==> run a <==
Design top, start of the top module:
module top(
    input clk, rst,
    input [3:0] key_in,
    output [6:0] seg,
    output [7:0] sel,
    output reg [2:0] led, sel_led,
    output buz
);
Settings: LEC_CHECK=0, ABC_AREA=1, CAP_MARGIN=0, CELL_PAD_IN_SITES_DETAIL_PLACEMENT=2, CELL_PAD_IN_SITES_GLOBAL_PLACEMENT=1, CORE_MARGIN=10, CORE_UTILIZATION=59, CTS_CLUSTER_SIZE=78, GPL_ROUTABILITY_DRIVEN=0, GPL_TIMING_DRIVEN=0, HOLD_SLACK_MARGIN=0.14, MAX_ROUTING_LAYER=met4, MIN_ROUTING_LAYER=met1, PLACE_DENSITY_LB_ADDON=0.02, SETUP_SLACK_MARGIN=0.01, SLEW_MARGIN=10, TNS_END_PERCENT=85; clock period 5.72 ns.
run.sh (not shown) runs the stock make flow with config.mk's settings and CLKGATE_MAP_FILE=.
==> run b: changes against run a <==
ABC_AREA = not set   (was 1)
CAP_MARGIN = 30   (was 0)
CELL_PAD_IN_SITES_GLOBAL_PLACEMENT = 3   (was 1)
CORE_MARGIN = 2   (was 10)
CORE_UTILIZATION = 17   (was 59)
CTS_CLUSTER_SIZE = not set   (was 78)
GPL_TIMING_DRIVEN = not set   (was 0)
MAX_ROUTING_LAYER = not set   (was met4)
MIN_ROUTING_LAYER = not set   (was met1)
PLACE_DENSITY = 0.8   (was not set)
PLACE_DENSITY_LB_ADDON = not set   (was 0.02)
SETUP_SLACK_MARGIN = 2.18   (was 0.01)
SLEW_MARGIN = 20   (was 10)
TNS_END_PERCENT = 15   (was 85)
==> flow/constraint.sdc (replaced) <==
create_clock -name core_clock -period 10.0 [get_ports {clk}]
set_input_delay 2.0000 -clock core_clock [delete_from_list [all_inputs] [get_ports {clk}]]
set_output_delay 2.0000 -clock core_clock [all_outputs]
set_load 0.01 [all_outputs]
==> comparison <==
Of run a and run b, run a has the higher synthesized cell count (gap about 11%, measured against run b). Run b completed with no timing, DRC or antenna violations. Run a never finished: it broke off in 3_5_place_dp. Area after synthesis: run b is larger than run a (1.9%). Between run a and run b, the lower die size is in run a (gap 63%, measured against run b).


==> inputs of 07-23 <==
Starting RTL as in the previous note.
clock: 4.52 ns
lec_check: 0
abc_area: 1
cap_margin: 20
core_aspect_ratio: 0.91
core_margin: 2
core_utilization: 72
cts_cluster_diameter: 361
cts_cluster_size: 37
place_density: 0.42
setup_slack_margin: 0.52
slew_margin: 20
==> 03-16: changes against 07-23 <==
ABC_AREA = unset   (was 1)
CORE_ASPECT_RATIO = unset   (was 0.91)
CORE_UTILIZATION = 66   (was 72)
CTS_CLUSTER_DIAMETER = unset   (was 361)
CTS_CLUSTER_SIZE = unset   (was 37)
PLACE_DENSITY = unset   (was 0.42)
SETUP_SLACK_MARGIN = unset   (was 0.52)
==> 10-05: changes against 07-23 <==
ABC_AREA = unset   (was 1)
CORE_ASPECT_RATIO = unset   (was 0.91)
CTS_CLUSTER_DIAMETER = unset   (was 361)
CTS_CLUSTER_SIZE = unset   (was 37)
PLACE_DENSITY = unset   (was 0.42)
SETUP_SLACK_MARGIN = unset   (was 0.52)
==> flow/constraint.sdc (replaced) <==
create_clock -name core_clock -period 7.99 [get_ports {clk}]
set_input_delay 1.5980 -clock core_clock [delete_from_list [all_inputs] [get_ports {clk}]]
set_output_delay 1.5980 -clock core_clock [all_outputs]
set_load 0.01 [all_outputs]
==> notes <==
07-23 finished with setup timing left. 10-05 completed without violations. 03-16 completed, yet does not pass: setup timing.
Combinational power is about the same in 03-16 and 07-23.
Of 03-16 and 07-23, 03-16 has the higher clock skew (gap 0.0025 ns).
Against 03-16, the synthesized cell count of 07-23 is higher by about 11%.
Between 10-05 and 07-23, the lower wire length is in 10-05 (gap 17%, measured against 07-23).
Between 07-23 and 10-05, the lower die area is in 07-23 (gap about 1.8%, measured against 10-05).


==> v33 <==
top again, from the RTL that the note above started with.
Settings: LEC_CHECK=0, ABC_AREA=1, CAP_MARGIN=0, CELL_PAD_IN_SITES_GLOBAL_PLACEMENT=0, CORE_MARGIN=2, CORE_UTILIZATION=72, CTS_CLUSTER_SIZE=46, HOLD_SLACK_MARGIN=0.3, MAX_ROUTING_LAYER=met5, MIN_ROUTING_LAYER=met1, PLACE_DENSITY_LB_ADDON=0.07, SLEW_MARGIN=20; clock period 4.72 ns.
==> v12 (differences from v33) <==
ABC_AREA = default   (was 1)
CAP_MARGIN = 20   (was 0)
CELL_PAD_IN_SITES_GLOBAL_PLACEMENT = default   (was 0)
CORE_UTILIZATION = 40   (was 72)
CTS_CLUSTER_SIZE = default   (was 46)
HOLD_SLACK_MARGIN = default   (was 0.3)
MAX_ROUTING_LAYER = default   (was met5)
MIN_ROUTING_LAYER = default   (was met1)
PLACE_DENSITY_LB_ADDON = default   (was 0.07)
==> flow/constraint.sdc (replaced) <==
create_clock -name core_clock -period 7.99 [get_ports {clk}]
set_input_delay 1.5980 -clock core_clock [delete_from_list [all_inputs] [get_ports {clk}]]
set_output_delay 1.5980 -clock core_clock [all_outputs]
set_load 0.01 [all_outputs]
==> impl_metrics.tcl <==
# place-and-route summary
set metrics [dict create \
    area_delta_synth_final_pct 20.4 \
    synth-xor-area-share_pct 2.82 \
    worst_slack_ns -0.961 \
    status "failed layout checks" \
    violations "setup timing" \
    signal_buffers 102 \
    clock_power_share_pct 47.1 \
    hpwl_um 15700 \
    cp_num_buf_inv 8 \
    setup_violations 7 \
    n_fill_cell 638 \
    inv_count 198 \
]
Source of the figures above: v33

==> impl_metrics.tcl <==
# place-and-route summary
set metrics [dict create \
    worst_slack_ns 0.604 \
    area_delta_synth_final_pct 10.7 \
    m1WireLength_um 11100 \
    status "complete, no violations" \
    die_w_um 161 \
    n_fill_cell 2379 \
    clock_latency_ns 0.43 \
    synth-xor-area-share_pct 3.75 \
    setup_violations 0 \
    hpwl_um 15800 \
    r2r_end "u_stopwatch.data[20]" \
    cp_num_buf_inv 1 \
    signal_buffers 32 \
]
Source of the figures above: v12



==> 11-02: inputs <==
top again, from the RTL that the note above started with.
## top
module top(
    input clk, rst,
    input [3:0] key_in,
    output [6:0] seg,
    output [7:0] sel,
    output reg [2:0] led, sel_led,
    output buz
);
make LEC_CHECK=0 ABC_AREA=0 CAP_MARGIN=0 CELL_PAD_IN_SITES_GLOBAL_PLACEMENT=0 CORE_MARGIN=2 CORE_UTILIZATION=72 CTS_CLUSTER_DIAMETER=314 CTS_CLUSTER_SIZE=17 MAX_ROUTING_LAYER=met5 MIN_ROUTING_LAYER=met1 PLACE_DENSITY_LB_ADDON=0.04 SETUP_SLACK_MARGIN=1.35 SLEW_MARGIN=20 finish   # period 4.72 ns
==> 02-12: changes against 11-02 <==
--- a/flow/config.mk
+++ b/flow/config.mk
@@ -7,3 +7,3 @@
 export LEC_CHECK = 0
-export ABC_AREA = 0
+export ABC_AREA = 1
 export CAP_MARGIN = 0
@@ -16,4 +16,3 @@
 export MIN_ROUTING_LAYER = met1
-export PLACE_DENSITY_LB_ADDON = 0.04
-export SETUP_SLACK_MARGIN = 1.35
+export PLACE_DENSITY = 0.41
 export SLEW_MARGIN = 20
==> 05-23: changes against 11-02 <==
==> flow/config.mk (replaced) <==
export PLATFORM = sky130hd
export DESIGN_NAME = top
export DESIGN_NICKNAME = top
export VERILOG_FILES = /design/flow/design.v
export SDC_FILE = /design/flow/constraint.sdc
export NUM_CORES = 4
export LEC_CHECK = 0
export CAP_MARGIN = 0
export CELL_PAD_IN_SITES_GLOBAL_PLACEMENT = 0
export CORE_MARGIN = 5
export CORE_UTILIZATION = 61
export CTS_CLUSTER_SIZE = 17
export HOLD_SLACK_MARGIN = 0.14
export MAX_ROUTING_LAYER = met5
export MIN_ROUTING_LAYER = met1
export SETUP_SLACK_MARGIN = 1.66
export SLEW_MARGIN = 20
==> flow/constraint.sdc (replaced) <==
create_clock -name core_clock -period 9.7 [get_ports {clk}]
set_input_delay 1.9400 -clock core_clock [delete_from_list [all_inputs] [get_ports {clk}]]
set_output_delay 1.9400 -clock core_clock [all_outputs]
set_load 0.01 [all_outputs]
==> comparison <==
Of 02-12 and 05-23, 02-12 has the higher via count (gap 15%, measured against 05-23).
The lowest non-clock buffer count belongs to 05-23, the highest to 11-02.
Of 11-02 and 02-12, 11-02 has the higher register-to-register slack (gap 370 ps).
02-12 completed and failed the layout checks on negative setup slack. 05-23 finished with timing, DRC and antenna clean. 11-02 finished but failed the layout checks on negative setup slack.
Sequential share of layout area, highest first: 05-23, 02-12, 11-02.
Of 11-02 and 05-23, 11-02 has the higher cell area (gap about 12%, measured against 05-23).


==> run A <==
Starting RTL as in the previous note.
Settings: LEC_CHECK=0, CAP_MARGIN=20, CELL_PAD_IN_SITES_DETAIL_PLACEMENT=1, CORE_MARGIN=2, CORE_UTILIZATION=59, CTS_CLUSTER_DIAMETER=342, CTS_CLUSTER_SIZE=98, HOLD_SLACK_MARGIN=0.29, PLACE_DENSITY=0.35, SETUP_SLACK_MARGIN=-0.99, SLEW_MARGIN=20; clock period 10.0 ns.
==> inputs of run K, as changes to run A <==
- CELL_PAD_IN_SITES_DETAIL_PLACEMENT: 1 -> not set
- CORE_UTILIZATION: 59 -> 40
- CTS_CLUSTER_SIZE: 98 -> 99
- HOLD_SLACK_MARGIN: 0.29 -> -0.05
- PLACE_DENSITY: 0.35 -> not set
==> inputs of run R, as changes to run A <==
- CELL_PAD_IN_SITES_DETAIL_PLACEMENT: 1 -> not set
- CORE_ASPECT_RATIO: not set -> 0.5
- CORE_UTILIZATION: 59 -> 58
- CTS_CLUSTER_SIZE: 98 -> 99
- HOLD_SLACK_MARGIN: 0.29 -> -0.05
- PLACE_DENSITY: 0.35 -> not set
- TNS_END_PERCENT: not set -> 20
==> summary of the runs <==
- Maximum frequency, highest first: run K, run A, run R.
- In flip-flop count, run A and run K do not differ.
- Against run K, the clock skew of run R is lower by 5.1 ps.
- Between run K and run A, the lower global-route usage is in run K (gap 14 points).
- Final cell count, lowest first: run A, run R, run K.
- Count of clock-buffer cells in the layout, lowest first: run A, run R, run K.
- Between run R and run K, the lower register-to-register slack is in run R (gap 40 ps).
- Worst setup slack: run R < run A < run K.
- The lowest hold slack belongs to run R, the highest to run A.
- The highest first-iteration DRC count belongs to run R, the lowest to run A.
- Run R completed with no timing, DRC or antenna violations. Run K completed with no timing, DRC or antenna violations. Run A completed without violations.
- Of run R and run K, run R has the higher combinational power (gap about 2%, measured against run K).
==> figures <==
metric	run K	run R	run A
Status	complete, no violations	complete, no violations	complete, no violations
Die span in y	161 um	96.0 um	133 um
Sequential share of power	49.6%	49.3%	50.4%
Met2 routing resource usage after global routing	29.1%	40.9%	53.6%
R2r setup slk	6680 ps	6640 ps	6520 ps
Routed met3 length	963 um	1450 um	1130 um
Floorplan core area	0.0242 mm^2	0.0165 mm^2	0.0164 mm^2
Internal power consumption	0.00104 W	0.00103 W	0.000996 W
Sequential group power	0.000668 W	0.000668 W	0.000669 W
Slew at the pin closest to its max-slew limit	1040 ps	1000 ps	1060 ps
Number of buffer and inverter instances along the worst setup path	1	3	1
Post-route cell area	0.0109 mm^2	0.0108 mm^2	0.0107 mm^2
Clock tree buffer count of the final layout	20	19	18
Final Util	45.0%	65.3%	65.4%
Switching portion of total power	22.8%	24.1%	25.0%
Power in combinational cells	0.0000510 W	0.0000520 W	0.0000529 W
Placement Setup Slack	2680 ps	2620 ps	2640 ps
Average detailed-routed wire length per instance	15.2 um	16.4 um	19.7 um
Switching power	0.000307 W	0.000326 W	0.000331 W
Max VDD drop	0.110 mV	0.119 mV	0.125 mV
Overall fraction of global-route tracks in use	18.0%	26.3%	31.8%
Maximum cell stage delay along the critical path	780 ps	800 ps	790 ps
Number of cells in the finished layout apart from fillers	1,480	1,383	1,376


==> v38: inputs <==
Starting RTL as in the previous note.
## top
module top(
    input clk, rst,
    input [3:0] key_in,
    output [6:0] seg,
    output [7:0] sel,
    output reg [2:0] led, sel_led,
    output buz
);
Settings: LEC_CHECK=0, ABC_AREA=0, CAP_MARGIN=0, CELL_PAD_IN_SITES_GLOBAL_PLACEMENT=0, CORE_MARGIN=2, CORE_UTILIZATION=72, CTS_CLUSTER_DIAMETER=314, CTS_CLUSTER_SIZE=17, MAX_ROUTING_LAYER=met5, MIN_ROUTING_LAYER=met1, PLACE_DENSITY=0.41, SETUP_SLACK_MARGIN=1.4, SLEW_MARGIN=20; clock period 4.72 ns.
==> inputs of v31, as changes to v38 <==
==> flow/config.mk (replaced) <==
export PLATFORM = sky130hd
export DESIGN_NAME = top
export DESIGN_NICKNAME = top
export VERILOG_FILES = /design/flow/design.v
export SDC_FILE = /design/flow/constraint.sdc
export NUM_CORES = 4
export LEC_CHECK = 0
export ABC_AREA = 1
export CAP_MARGIN = 0
export CELL_PAD_IN_SITES_GLOBAL_PLACEMENT = 0
export CORE_MARGIN = 2
export CORE_UTILIZATION = 72
export CTS_CLUSTER_SIZE = 45
export HOLD_SLACK_MARGIN = -0.09
export MAX_ROUTING_LAYER = met5
export MIN_ROUTING_LAYER = met1
export PLACE_DENSITY = 0.43
export SETUP_SLACK_MARGIN = -0.28
export SLEW_MARGIN = 20
==> inputs of v18, as changes to v38 <==
==> flow/config.mk (replaced) <==
export PLATFORM = sky130hd
export DESIGN_NAME = top
export DESIGN_NICKNAME = top
export VERILOG_FILES = /design/flow/design.v
export SDC_FILE = /design/flow/constraint.sdc
export NUM_CORES = 4
export LEC_CHECK = 0
export CAP_MARGIN = 20
export CORE_MARGIN = 2
export CORE_UTILIZATION = 16
export SLEW_MARGIN = 20
==> flow/constraint.sdc (replaced) <==
create_clock -name core_clock -period 14.9 [get_ports {clk}]
set_input_delay 2.9800 -clock core_clock [delete_from_list [all_inputs] [get_ports {clk}]]
set_output_delay 2.9800 -clock core_clock [all_outputs]
set_load 0.01 [all_outputs]
==> comparison table <==
| metric | v18 | v31 | v38 |
|---|---|---|---|
| Setup crit start | u_seg.idx[1]$_DFFE_PN0P_ | u_seg.idx[1]$_DFFE_PN0P_ | - |
| Insertion delay at the late pin of the worst-skew pair | 0.43 ns | 0.43 ns | 0.44 ns |
| WL met1 | 12.3 mm | 10.4 mm | 11.2 mm |
| Final worst-path setup slack | 6.01 ns | -0.512 ns | -0.657 ns |
| Total tool warning count | 48 | 50 | 53 |
| Number of placed cells counting well taps | 1905 | 1493 | 1411 |
| Overall die width | 252 µm | 120 µm | 121 µm |
| Post-layout util | 19.0% | 87.2% | 91.6% |
| Crit path capture | seg[3] | seg[3] | seg[4] |
| Sequential logic power | 0.000449 W | 0.00141 W | 0.00141 W |
| Final wirelength | 24.5 mm | 26.4 mm | 29.8 mm |
| Outcome | complete, no violations | complete, but fails checks | complete, but fails checks |
| Layout check failures | - | setup timing | setup timing |
| Tightest hold margin | 0.429 ns | 0.441 ns | 0.432 ns |
| Reg-to-reg critical path startpoint | u_stopwatch.data[14]$_DFFE_PN0P_ | u_timer.current_state[0]$_DFF_PN1_ | u_stopwatch.data[3]$_DFFE_PN0P_ |
| Grt met3 use | 1.43% | 6.46% | 7.41% |
| Finished Cell Area | 11500 µm² | 11500 µm² | 12200 µm² |
| Total Power | 0.000955 W | 0.00283 W | 0.00292 W |
| Fillers | 6570 | 716 | 540 |
| Largest clock skew in the final design | 0.0145 ns | 0.00965 ns | 0.0103 ns |


==> inputs of trial 86 <==
top again, from the RTL that the note above started with.
Settings: LEC_CHECK=0, ABC_AREA=1, CAP_MARGIN=0, CELL_PAD_IN_SITES_GLOBAL_PLACEMENT=0, CORE_MARGIN=2, CORE_UTILIZATION=72, CTS_CLUSTER_SIZE=45, HOLD_SLACK_MARGIN=0.3, MAX_ROUTING_LAYER=met5, MIN_ROUTING_LAYER=met1, PLACE_DENSITY=0.43, SLEW_MARGIN=20; clock period 4.72 ns.
==> trial 53 (differences from trial 86) <==
ABC_AREA = unset   (was 1)
CELL_PAD_IN_SITES_GLOBAL_PLACEMENT = 1   (was 0)
CORE_UTILIZATION = 65   (was 72)
CTS_CLUSTER_SIZE = 17   (was 45)
HOLD_SLACK_MARGIN = unset   (was 0.3)
PLACE_DENSITY = unset   (was 0.43)
==> flow/constraint.sdc (replaced) <==
create_clock -name core_clock -period 5.68 [get_ports {clk}]
set_input_delay 1.1360 -clock core_clock [delete_from_list [all_inputs] [get_ports {clk}]]
set_output_delay 1.1360 -clock core_clock [all_outputs]
set_load 0.01 [all_outputs]
==> run notes <==
Results of the implementation run.

In the final report, the number of endpoints failing setup comes to 7. Per the detail_route report, vias per standard cell equal 6.09. Post-CTS timing repair inserted 10 buffers for setup. The final timing report gives a worst setup slack of -0.483 ns. The run did not pass the layout checks because of negative setup slack.

The run finished, with violations left.
Source of the figures above: trial 86

==> run notes <==
Results of the implementation run.

The initialized floorplan defines 44 standard-cell rows. From the final report, the count of setup violators was given as 0. The run finished with no timing, DRC or antenna violations. Leaving out filler cells and counting taps, the final layout contains 1389.

The final setup slack of the worst path is 0.125 ns. Once detailed placement completed, the half-perimeter wirelength came to 15.6 mm. The number of vias per cell came out at 6.22. The setup fix buffers added after clock tree synthesis came out at 3.
Source of the figures above: trial 53

Power is estimated from default activity; no workload was simulated.
